// Pipelined_Processor
module Pipelined_Processor(
input CLK,
input reset,
output [7:0] imem_addr,
input [15:0] imem_data,
output [7:0] dmem_addr,
output [7:0] dmem_wdata,
output dmem_we,
input [7:0] dmem_rdata,
output [7:0] result 
   );
For scale: about 1,300 cells after synthesis, about 150 flip-flops, about 0.011 mm² of cells after synthesis.
clock: 13.5 ns
lec_check: 0
cap_margin: 20
cell_pad_in_sites_detail_placement: 1
core_margin: 4
core_utilization: 40
hold_slack_margin: 0.05
min_routing_layer: met2
setup_slack_margin: 3.19
slew_margin: 40
tns_end_percent: 70
run.sh (not shown) runs the stock make flow with config.mk's settings and CLKGATE_MAP_FILE=.
==> next run, changes <==
CORE_MARGIN = 2   (was 4)
SLEW_MARGIN = 20   (was 40)
TNS_END_PERCENT = default   (was 70)
- Now the flow finished with setup timing left
- cell area climbs by a few percent
- core utilization climbs by 1.1 points
- cell count climbs slightly
- maximum frequency drops by a few percent
- routed wire length climbs by a little under a tenth
==> next run, changes <==
ABC_AREA = 1   (was default)
CELL_PAD_IN_SITES_DETAIL_PLACEMENT = default   (was 1)
CORE_ASPECT_RATIO = 0.5   (was default)
CORE_MARGIN = 9   (was 2)
CORE_UTILIZATION = 66   (was 40)
CTS_CLUSTER_DIAMETER = 337   (was default)
CTS_CLUSTER_SIZE = 99   (was default)
HOLD_SLACK_MARGIN = default   (was 0.05)
MIN_ROUTING_LAYER = default   (was met2)
SETUP_SLACK_MARGIN = -0.08   (was 3.19)
TNS_END_PERCENT = 20   (was default)
After rerunning: The new run completed with no timing, DRC or antenna violations; wire length went down by 30%; critical path depth went up by 9; worst setup slack is better by 1.4 ns; utilization went up by 24 points.

Setup of harbor:
Pipelined_Processor again, from the RTL that the note above started with.
clock: 12.3 ns
lec_check: 0
cap_margin: 5
core_margin: 2
core_utilization: 71
cts_cluster_size: 37
hold_slack_margin: -0.08
max_routing_layer: met4
setup_slack_margin: -0.82
slew_margin: 20
harbor failed in 5_1_grt with ODB-0269.
For pepper, these inputs were changed with respect to harbor:
==> flow/config.mk <==
export PLATFORM = sky130hd
export DESIGN_NAME = Pipelined_Processor
export DESIGN_NICKNAME = Pipelined_Processor
export VERILOG_FILES = /design/flow/design.v
export SDC_FILE = /design/flow/constraint.sdc
export NUM_CORES = 4
export LEC_CHECK = 0
export CAP_MARGIN = 20
export CORE_MARGIN = 2
export CORE_UTILIZATION = 72
export PLACE_DENSITY = 0.67
export SLEW_MARGIN = 20
==> flow/constraint.sdc <==
create_clock -name core_clock -period 13.1 [get_ports {CLK}]
set_input_delay 2.6200 -clock core_clock [delete_from_list [all_inputs] [get_ports {CLK}]]
set_output_delay 2.6200 -clock core_clock [all_outputs]
set_load 0.01 [all_outputs]
Results
Going from harbor to pepper, fraction of synthesis flops using an asynchronous set or reset pin closely matched the old numbers; maximum level of the CTS H-tree neither gained nor lost much; initial core utilization grew by 1.9 points; synthesized area now sits at about the same level. Nothing crashed in pepper and all stages finished; the problem is that the final layout failed, the offending checks being max-capacitance violations, max-slew violations, negative setup slack. | core area | pepper vs harbor | better |.
The following lists how lagoon was set up differently from pepper:
diff --git a/flow/config.mk b/flow/config.mk
--- a/flow/config.mk
+++ b/flow/config.mk
@@ -8,5 +8,4 @@
 export CAP_MARGIN = 20
 export CORE_MARGIN = 2
-export CORE_UTILIZATION = 72
-export PLACE_DENSITY = 0.67
+export CORE_UTILIZATION = 40
 export SLEW_MARGIN = 20
==> flow/constraint.sdc <==
create_clock -name core_clock -period 13.2 [get_ports {CLK}]
set_input_delay 2.6400 -clock core_clock [delete_from_list [all_inputs] [get_ports {CLK}]]
set_output_delay 2.6400 -clock core_clock [all_outputs]
set_load 0.01 [all_outputs]
Findings:
lagoon did not stop at any stage, and its layout met the timing, DRC and antenna checks. NOTE total power after layout pepper->lagoon decreased by a little under 10%. When the final numbers for pepper and lagoon were put side by side, the sequential share of power turned out to be greater in lagoon. Lower number of standard cells in the layout, taps in and fillers out among pepper and lagoon: pepper. Footprint of the flip-flops and latches: pepper vs lagoon, no meaningful difference. As of lagoon, depth of the worst register-to-register path had risen slightly compared to pepper. The final reports for lagoon and pepper show final area higher in the former.
For indigo, these inputs were changed with respect to lagoon:
diff --git a/flow/config.mk b/flow/config.mk
--- a/flow/config.mk
+++ b/flow/config.mk
@@ -7,5 +7,9 @@
 export LEC_CHECK = 0
 export CAP_MARGIN = 20
+export CELL_PAD_IN_SITES_DETAIL_PLACEMENT = 1
 export CORE_MARGIN = 2
 export CORE_UTILIZATION = 40
+export CTS_CLUSTER_DIAMETER = 198
+export MIN_ROUTING_LAYER = met2
 export SLEW_MARGIN = 20
+export TNS_END_PERCENT = 10
==> flow/constraint.sdc <==
create_clock -name core_clock -period 13.5 [get_ports {CLK}]
set_input_delay 2.7000 -clock core_clock [delete_from_list [all_inputs] [get_ports {CLK}]]
set_output_delay 2.7000 -clock core_clock [all_outputs]
set_load 0.01 [all_outputs]
==> comparison <==
- Compared with lagoon, indigo shows a lower number of placed instances with taps included.
- Cmp indigo vs lagoon: required time at the endpoint of the critical path higher in indigo
- Setup slack was higher in the run labelled lagoon.
- Compared indigo against lagoon; proportion of cell area spent on the clock network within noise.
- In indigo the implementation completed, yet the final layout does not meet the checks, the culprit being negative setup slack.
- In the reports for lagoon and indigo, the larger register-to-register slack belongs to lagoon.
- indigo vs lagoon, slowest library cell on the worst path: sky130_fd_sc_hd__o21ai_0 vs sky130_fd_sc_hd__dfrtp_2
- The higher number of non-clock buffers in the layout came out of lagoon.
- Going from lagoon to indigo, final cell count climbed 7, path length in cells of the critical path dropped about 4%.
- Comparing lagoon and indigo, the higher final HPWL from detailed placement is on indigo.
- Summary: with lagoon as the reference, first-pass GRT wire length in indigo moved up by more than 10%.
diff inputs: indigo => ember
==> flow/config.mk <==
export PLATFORM = sky130hd
export DESIGN_NAME = Pipelined_Processor
export DESIGN_NICKNAME = Pipelined_Processor
export VERILOG_FILES = /design/flow/design.v
export SDC_FILE = /design/flow/constraint.sdc
export NUM_CORES = 4
export LEC_CHECK = 0
export CAP_MARGIN = 40
export CELL_PAD_IN_SITES_DETAIL_PLACEMENT = 1
export CELL_PAD_IN_SITES_GLOBAL_PLACEMENT = 2
export CORE_MARGIN = 4
export CORE_UTILIZATION = 40
export CTS_CLUSTER_SIZE = 36
export GPL_ROUTABILITY_DRIVEN = 0
export GPL_TIMING_DRIVEN = 0
export HOLD_SLACK_MARGIN = 0.05
export MIN_ROUTING_LAYER = met1
export PLACE_DENSITY = 0.37
export SETUP_SLACK_MARGIN = 3.19
export SLEW_MARGIN = 40
export TNS_END_PERCENT = 70
Relative to indigo, ember improves maximum frequency from static timing analysis. Worst hold slack: indigo vs ember, no meaningful difference. Total number of placement rows came out exactly the same in indigo and ember. Lower via count was reported by ember, not indigo. When ember is measured against indigo, its final tally of setup violations turns out 8 lower. Comparing indigo and ember, the lower non-clock buffer count is on indigo. | time the worst path needs with I/O delays and setup | lower: ember |. ember completed end to end with timing, DRC and antenna clean. Compared with indigo, ember shows sequential-cell power consumption higher by about 0.9%.
Input changes introduced in tundra (baseline for comparison: ember):
==> flow/config.mk <==
export PLATFORM = sky130hd
export DESIGN_NAME = Pipelined_Processor
export DESIGN_NICKNAME = Pipelined_Processor
export VERILOG_FILES = /design/flow/design.v
export SDC_FILE = /design/flow/constraint.sdc
export NUM_CORES = 4
export LEC_CHECK = 0
export ABC_AREA = 1
export CAP_MARGIN = 20
export CORE_ASPECT_RATIO = 0.5
export CORE_MARGIN = 2
export CORE_UTILIZATION = 34
export CTS_CLUSTER_DIAMETER = 337
export CTS_CLUSTER_SIZE = 99
export SLEW_MARGIN = 20
export TNS_END_PERCENT = 20
Findings:
- Relative to ember, the growth of design area from synthesis to finish of tundra is lower by 12 points.
- Min worst reg2reg path depth across ember and tundra: ember
- Diff ember -> tundra: post-layout instance count excluding filler cells increased about 7.5%; fraction of the mapped netlist area in simple logic gates now sits higher.
- ember → tundra: power share of the clock group now sits lower; synthesized area per cell now sits lower; global-route usage now sits lower.
- tundra vs ember, areal power density over the cells went down by about 3.3%.
- First-pass GRT wire length delta for tundra relative to ember: 23% lower
- Diff ember -> tundra: fraction of cell area in non-clock buffers shrank by 5.7 points, met2 routed wirelength shrank by 6900 µm.

Pipelined_Processor again, from the RTL that the note above started with.
Settings: LEC_CHECK=0, ABC_AREA=1, CAP_MARGIN=20, CELL_PAD_IN_SITES_GLOBAL_PLACEMENT=0, CORE_MARGIN=2, CORE_UTILIZATION=69, CTS_CLUSTER_SIZE=90, GPL_ROUTABILITY_DRIVEN=1, GPL_TIMING_DRIVEN=1, HOLD_SLACK_MARGIN=-0.02, MAX_ROUTING_LAYER=met5, PLACE_DENSITY=0.8, SETUP_SLACK_MARGIN=1.64, SLEW_MARGIN=20, TNS_END_PERCENT=75; clock period 11.5 ns.
The baseline produced a layout that fails on negative setup slack.
Change:
ABC_AREA = default   (was 1)
CTS_CLUSTER_SIZE = 43   (was 90)
PLACE_DENSITY = default   (was 0.8)
- The new run finished with negative setup slack left
- utilization climbs by 4.5 points
- non-clock buffer count rose by 100
- design area goes up by 5.9%
Change:
CORE_UTILIZATION = 65   (was 69)
clock period = 14.1 ns   (was 11.5 ns; I/O delays follow)
What happened: This time the run finished clean. Clock skew fell by 5.3 ps. Register-to-register slack gets better by 4200 ps. Sequential share of layout area rises by 1.4 points. Worst hold slack is worse by 26 ps. Global-route usage came out lower by 8.3 points. Area after synthesis does not change. Via count drops by about a fifth. Non-clock buffer count drops by 93. Routed wire length falls by about a fifth. Clock power falls by a quarter to a third.
Change:
CORE_UTILIZATION = 72   (was 65)
CTS_CLUSTER_SIZE = 31   (was 43)
PLACE_DENSITY = 0.91   (was default)
clock period = 11.5 ns   (was 14.1 ns; I/O delays follow)
=>
- This time the run never finished: it broke off in global routing on GRT-0232
- synthesized cell count does not change
- die area is lower by 9.4%
- synthesized area does not change
Change:
CORE_UTILIZATION = 66   (was 72)
CTS_CLUSTER_SIZE = 13   (was 31)
PLACE_DENSITY = 0.67   (was 0.91)
SETUP_SLACK_MARGIN = -0.72   (was 1.64)
clock period = 11.2 ns   (was 11.5 ns; I/O delays follow)
Result:
- With this change the flow completed, yet does not pass: negative setup slack
- die size rose by 8.8%
- area after synthesis does not change
- synthesized cell count does not change

Setup of build 57:
Starting RTL as in the previous note.
make LEC_CHECK=0 ABC_AREA=1 CAP_MARGIN=20 CORE_MARGIN=2 CORE_UTILIZATION=58 CTS_CLUSTER_DIAMETER=25 CTS_CLUSTER_SIZE=73 PLACE_DENSITY_LB_ADDON=0.01 SETUP_SLACK_MARGIN=2.14 SLEW_MARGIN=20 finish   # period 7.43 ns
Build 57 ran in full, but the layout does not pass; the checks complain about setup timing.
The following lists how build 14 was set up differently from build 57:
- SETUP_SLACK_MARGIN removed (was 2.14)
- PLACE_DENSITY_LB_ADDON removed (was 0.01)
- CTS_CLUSTER_DIAMETER removed (was 25)
==> results <==
From the logs: build 14 reached the end of the flow and failed the layout checks with setup timing. Wire: build 14 routes less than build 57. Relative to build 57, the first-pass GRT wire length of build 14 is lower by 2700 um. Compared to build 57, build 14 has final cell count 9 lower. [build 14 vs build 57] sum of negative setup slack: higher in build 14. Going from build 57 to build 14, the met1 global-route usage was found to have gone down by 0.24 points. For maximum vdd ir drop, dividing the value from build 57 by the value from build 14 gives 0.814. Comparing build 14 against build 57, there is no change at all in share of synthesized cell area in full adder, half adder and majority cells. Maximum frequency from static timing analysis grows slightly when moving from build 57 to build 14.
> inputs changed (build 14 -> build 11)
- ABC_AREA no longer set, was 1
- CORE_UTILIZATION now 72, was 58
- CTS_CLUSTER_SIZE no longer set, was 73
- HOLD_SLACK_MARGIN now -0.09, previously not set
- the clock period (ns, I/O delays scaled along) now 13.1, was 7.43
==> comparison <==
In build 11 the implementation ran to completion but is not tape-out ready, as the final checks report capacitance limit, slew limit, setup timing.
Compared build 11 vs build 14, and power per unit of standard cell area is down in build 11.
Changes observed in build 11 relative to build 14: area overhead of the layout relative to synthesis lower; maximum number of pins on one net before global-route repair lower; leakage power lower.
Initial standard-cell utilization of the core (build 11 over build 14): increase, 15 points
[compare] base=build 14 new=build 11: number of antenna violations at the first check in global routing saw an increase; critical path depth saw a decrease; arithmetic-cell share of the synthesized area counting full adders, half adders and majority gates saw a decrease; setup total negative slack saw an increase.
Delta (build 11 minus build 14): share of total power in combinational logic now smaller; global-route wire length before repair saw an increase.

Starting RTL as in the previous note.
Settings: LEC_CHECK=0, CAP_MARGIN=20, CELL_PAD_IN_SITES_GLOBAL_PLACEMENT=0, CORE_MARGIN=2, CORE_UTILIZATION=71, CTS_CLUSTER_DIAMETER=228, CTS_CLUSTER_SIZE=43, GPL_ROUTABILITY_DRIVEN=1, GPL_TIMING_DRIVEN=1, HOLD_SLACK_MARGIN=-0.02, MAX_ROUTING_LAYER=met5, SETUP_SLACK_MARGIN=1.64, SLEW_MARGIN=20, TNS_END_PERCENT=75; clock period 13.4 ns.
The starting point died in global routing (5_1_grt), error GRT-0232.
==> next run, changes <==
Settings changed: CELL_PAD_IN_SITES_GLOBAL_PLACEMENT 0 to not set, CORE_UTILIZATION 71 to 64, CTS_CLUSTER_DIAMETER 228 to not set, CTS_CLUSTER_SIZE 43 to not set, GPL_ROUTABILITY_DRIVEN 1 to not set, GPL_TIMING_DRIVEN 1 to not set, HOLD_SLACK_MARGIN -0.02 to not set, MAX_ROUTING_LAYER met5 to not set, SETUP_SLACK_MARGIN 1.64 to not set, TNS_END_PERCENT 75 to not set.
Clock period 13.4 ns to 7.31 ns, I/O delays scaled along.
After rerunning: This time the run reached the layout checks and failed them: negative setup slack. Area after synthesis is unchanged. Die size grows by 11%. Synthesized cell count stays the same.
==> next run, changes <==
Settings changed: ABC_AREA set to 1, CORE_UTILIZATION 64 to 62, CTS_CLUSTER_SIZE set to 95, PLACE_DENSITY set to 0.38.
Clock period 7.31 ns to 7.41 ns, I/O delays scaled along.
The changed run produced a layout that fails on negative setup slack.
Critical path depth goes up by 7.
Die size increases by about 1.7%.
Clock-buffer cell count came out lower by 2.
Worst setup slack gains 0.44 ns.
Area after synthesis falls by 1.4%.
Final area is higher by about 2.3%.
Fmax went up by 2.6%.
Sequential cell count stays the same.
Hold slack degrades by 0.0065 ns.
First-iteration DRC count is higher by about 17%.
==> next run, changes <==
Settings changed: ABC_AREA 1 to not set, CORE_UTILIZATION 62 to 40, CTS_CLUSTER_SIZE 95 to not set, PLACE_DENSITY 0.38 to not set.
Clock period 7.41 ns to 13.5 ns, I/O delays scaled along.
After rerunning: Now the flow finished with timing, DRC and antenna clean; via count drops by about a fifth; sequential power falls by well over a third; die size rises by well over a third; worst setup slack improves by 6.3 ns; total power goes down by well over a third; routed wire length shrinks by about a fifth; global-route usage falls by 13 points.
==> next run, changes <==
Settings changed: ABC_AREA set to 1, CELL_PAD_IN_SITES_DETAIL_PLACEMENT set to 1, CELL_PAD_IN_SITES_GLOBAL_PLACEMENT set to 1, CORE_MARGIN 2 to 8, CTS_CLUSTER_DIAMETER set to 198, CTS_CLUSTER_SIZE set to 35, MAX_ROUTING_LAYER set to met4, MIN_ROUTING_LAYER set to met2, TNS_END_PERCENT set to 5.
The new run produced a clean layout.
Total power went up by a little under a tenth.
Final area went down by a few percent.
Worst setup slack improved by 0.59 ns.
Register-to-register slack improved by 0.59 ns.
Final cell count went up by a little under a tenth.
Via count went up by well over a third.
==> next run, changes <==
Settings changed: CELL_PAD_IN_SITES_DETAIL_PLACEMENT 1 to not set, CELL_PAD_IN_SITES_GLOBAL_PLACEMENT 1 to not set, CORE_ASPECT_RATIO set to 1.71, CORE_MARGIN 8 to 2, CORE_UTILIZATION 40 to 57, CTS_CLUSTER_DIAMETER 198 to 337, CTS_CLUSTER_SIZE 35 to 93, MAX_ROUTING_LAYER met4 to not set, MIN_ROUTING_LAYER met2 to not set, TNS_END_PERCENT 5 to 15.
Result: Global-route usage goes down by 5.4 points. Clock power goes down by about 15%. Non-clock buffer count goes down by 4. Clock skew stays flat.
No activity file was given, so power comes from the tool's default toggle rates.
